==> flow/design.v (excerpt) <==
module buck_converter_top #(
    parameter CLK_FREQ = 100_000_000,
    parameter PWM_FREQ = 100_000,
    parameter V_REF = 12'd2048,
    parameter KP = 16'd100,
    parameter KI = 16'd10,
    parameter KD = 16'd5
)(
    input wire clk,
    input wire rst_n,
    input wire [11:0] adc_data,
    input wire adc_valid,
    output wire pwm_out,
    output wire [11:0] voltage_monitor,
    output wire [9:0] duty_cycle_monitor
);
export LEC_CHECK = 0
export CAP_MARGIN = 20
export CELL_PAD_IN_SITES_DETAIL_PLACEMENT = 0
export CELL_PAD_IN_SITES_GLOBAL_PLACEMENT = 0
export CORE_MARGIN = 10
export CORE_UTILIZATION = 36
export CTS_CLUSTER_DIAMETER = 218
export CTS_CLUSTER_SIZE = 98
export GPL_ROUTABILITY_DRIVEN = 1
export GPL_TIMING_DRIVEN = 0
export MAX_ROUTING_LAYER = met5
export PLACE_DENSITY_LB_ADDON = 0.2
export SETUP_SLACK_MARGIN = -0.28
export SLEW_MARGIN = 25
export TNS_END_PERCENT = 35
create_clock -name core_clock -period 2.94 [get_ports {clk}]
run.sh (not shown) runs the stock make flow with config.mk's settings and CLKGATE_MAP_FILE=.
The baseline ran to the end with violations: negative setup slack.
Rerun with:
ABC_AREA = 1   (was unset)
CORE_MARGIN = 2   (was 10)
CORE_UTILIZATION = 72   (was 36)
CTS_CLUSTER_DIAMETER = 56   (was 218)
CTS_CLUSTER_SIZE = unset   (was 98)
GPL_TIMING_DRIVEN = 1   (was 0)
HOLD_SLACK_MARGIN = 0.28   (was unset)
PLACE_DENSITY_LB_ADDON = 0.03   (was 0.2)
SETUP_SLACK_MARGIN = 0.25   (was -0.28)
TNS_END_PERCENT = unset   (was 35)
clock period = 4.29 ns   (was 2.94 ns; I/O delays follow)
Effect:
- The new run finished but fails on negative setup slack
- clock-buffer cell count falls by 3
- synthesized area came out higher by 7.0%
Rerun with:
ABC_AREA = unset   (was 1)
CORE_MARGIN = 3   (was 2)
HOLD_SLACK_MARGIN = unset   (was 0.28)
PLACE_DENSITY = 0.67   (was unset)
PLACE_DENSITY_LB_ADDON = unset   (was 0.03)
clock period = 4.42 ns   (was 4.29 ns; I/O delays follow)
What happened:
- With this change the flow completed with no timing, DRC or antenna violations
- area after synthesis falls by 6.5%
- core utilization grows by 5.8 points
- clock skew drops by 0.0044 ns
- hold slack is better by 0.064 ns
- design area goes down by about 1.8%
- setup slack gains 0.38 ns
- maximum frequency grows by about 6%
Rerun with:
CORE_MARGIN = 2   (was 3)
SETUP_SLACK_MARGIN = unset   (was 0.25)
clock period = 3.6 ns   (was 4.42 ns; I/O delays follow)
Result:
- The new run did not get past global routing on GRT-0232
- die area goes down by 2.6%
- area after synthesis stays the same
- synthesized cell count is unchanged

---

Starting RTL as in the previous note.
## buck_converter_top
module buck_converter_top #(
    parameter CLK_FREQ = 100_000_000,
    parameter PWM_FREQ = 100_000,
    parameter V_REF = 12'd2048,
    parameter KP = 16'd100,
    parameter KI = 16'd10,
    parameter KD = 16'd5
)(
    input wire clk,
    input wire rst_n,
    input wire [11:0] adc_data,
    input wire adc_valid,
    output wire pwm_out,
    output wire [11:0] voltage_monitor,
    output wire [9:0] duty_cycle_monitor
);
clock: 10.0 ns
lec_check: 0
cap_margin: 20
core_margin: 2
core_utilization: 40
cts_cluster_diameter: 393
cts_cluster_size: 98
setup_slack_margin: -0.97
slew_margin: 20
Next try:
Settings changed: ABC_AREA from default to 1, CAP_MARGIN 20 to 5, CELL_PAD_IN_SITES_GLOBAL_PLACEMENT from default to 3, CTS_CLUSTER_DIAMETER 393 to default, CTS_CLUSTER_SIZE 98 to default, MIN_ROUTING_LAYER from default to met2, SETUP_SLACK_MARGIN -0.97 to default, SLEW_MARGIN 20 to 5.
The new run finished clean.
Non-clock buffer count went down by 2.
Sequential share of layout area went down by 1.8 points.
Clock-buffer cell count went down by 1.
Area after synthesis went up by 7.0%.
Die size went up by about 7%.
Hold slack degrades by 8.2 ps.
Design area went up by 7.0%.
Fmax went up by about 10%.
Next try:
Settings changed: ABC_AREA 1 to default, CAP_MARGIN 5 to 20, CELL_PAD_IN_SITES_GLOBAL_PLACEMENT 3 to default, CTS_CLUSTER_DIAMETER from default to 386, CTS_CLUSTER_SIZE from default to 100, MIN_ROUTING_LAYER met2 to default, SETUP_SLACK_MARGIN from default to 2.65, SLEW_MARGIN 5 to 20.
- The new run finished clean
- cell count is lower by 22%
- via count is lower by 42%
- maximum frequency is lower by 9.4%
- setup slack is worse by 450 ps
- register-to-register slack is worse by 450 ps
- hold slack is better by 8.2 ps
- area after synthesis is lower by 6.5%
- non-clock buffer count is higher by 2
Next try:
Settings changed: CELL_PAD_IN_SITES_DETAIL_PLACEMENT from default to 2, CELL_PAD_IN_SITES_GLOBAL_PLACEMENT from default to 3, CTS_CLUSTER_DIAMETER 386 to 364, CTS_CLUSTER_SIZE 100 to 66, GPL_ROUTABILITY_DRIVEN from default to 0, HOLD_SLACK_MARGIN from default to -0.05, MAX_ROUTING_LAYER from default to met4, SETUP_SLACK_MARGIN 2.65 to default, SLEW_MARGIN 20 to 30, TNS_END_PERCENT from default to 10.
After rerunning:
- The new run completed with no timing, DRC or antenna violations
- maximum frequency fell by 1.6%
- critical path depth rose by 2
- global-route usage rose by 6.0 points
- core utilization barely changes
- setup slack degrades by 75 ps
- first-iteration DRC count fell by 27%
- clock-buffer cell count rose by 1
Next try:
Settings changed: CELL_PAD_IN_SITES_DETAIL_PLACEMENT 2 to default, CELL_PAD_IN_SITES_GLOBAL_PLACEMENT 3 to default, CTS_CLUSTER_DIAMETER 364 to default, CTS_CLUSTER_SIZE 66 to default, TNS_END_PERCENT 10 to 75.
=>
- clock skew barely changes
- register-to-register slack gains 40 ps
- cell count does not change
- via count went down by 3.8%
- core utilization went up by 0.12 points
- sequential share of layout area barely changes
- final area hardly moves
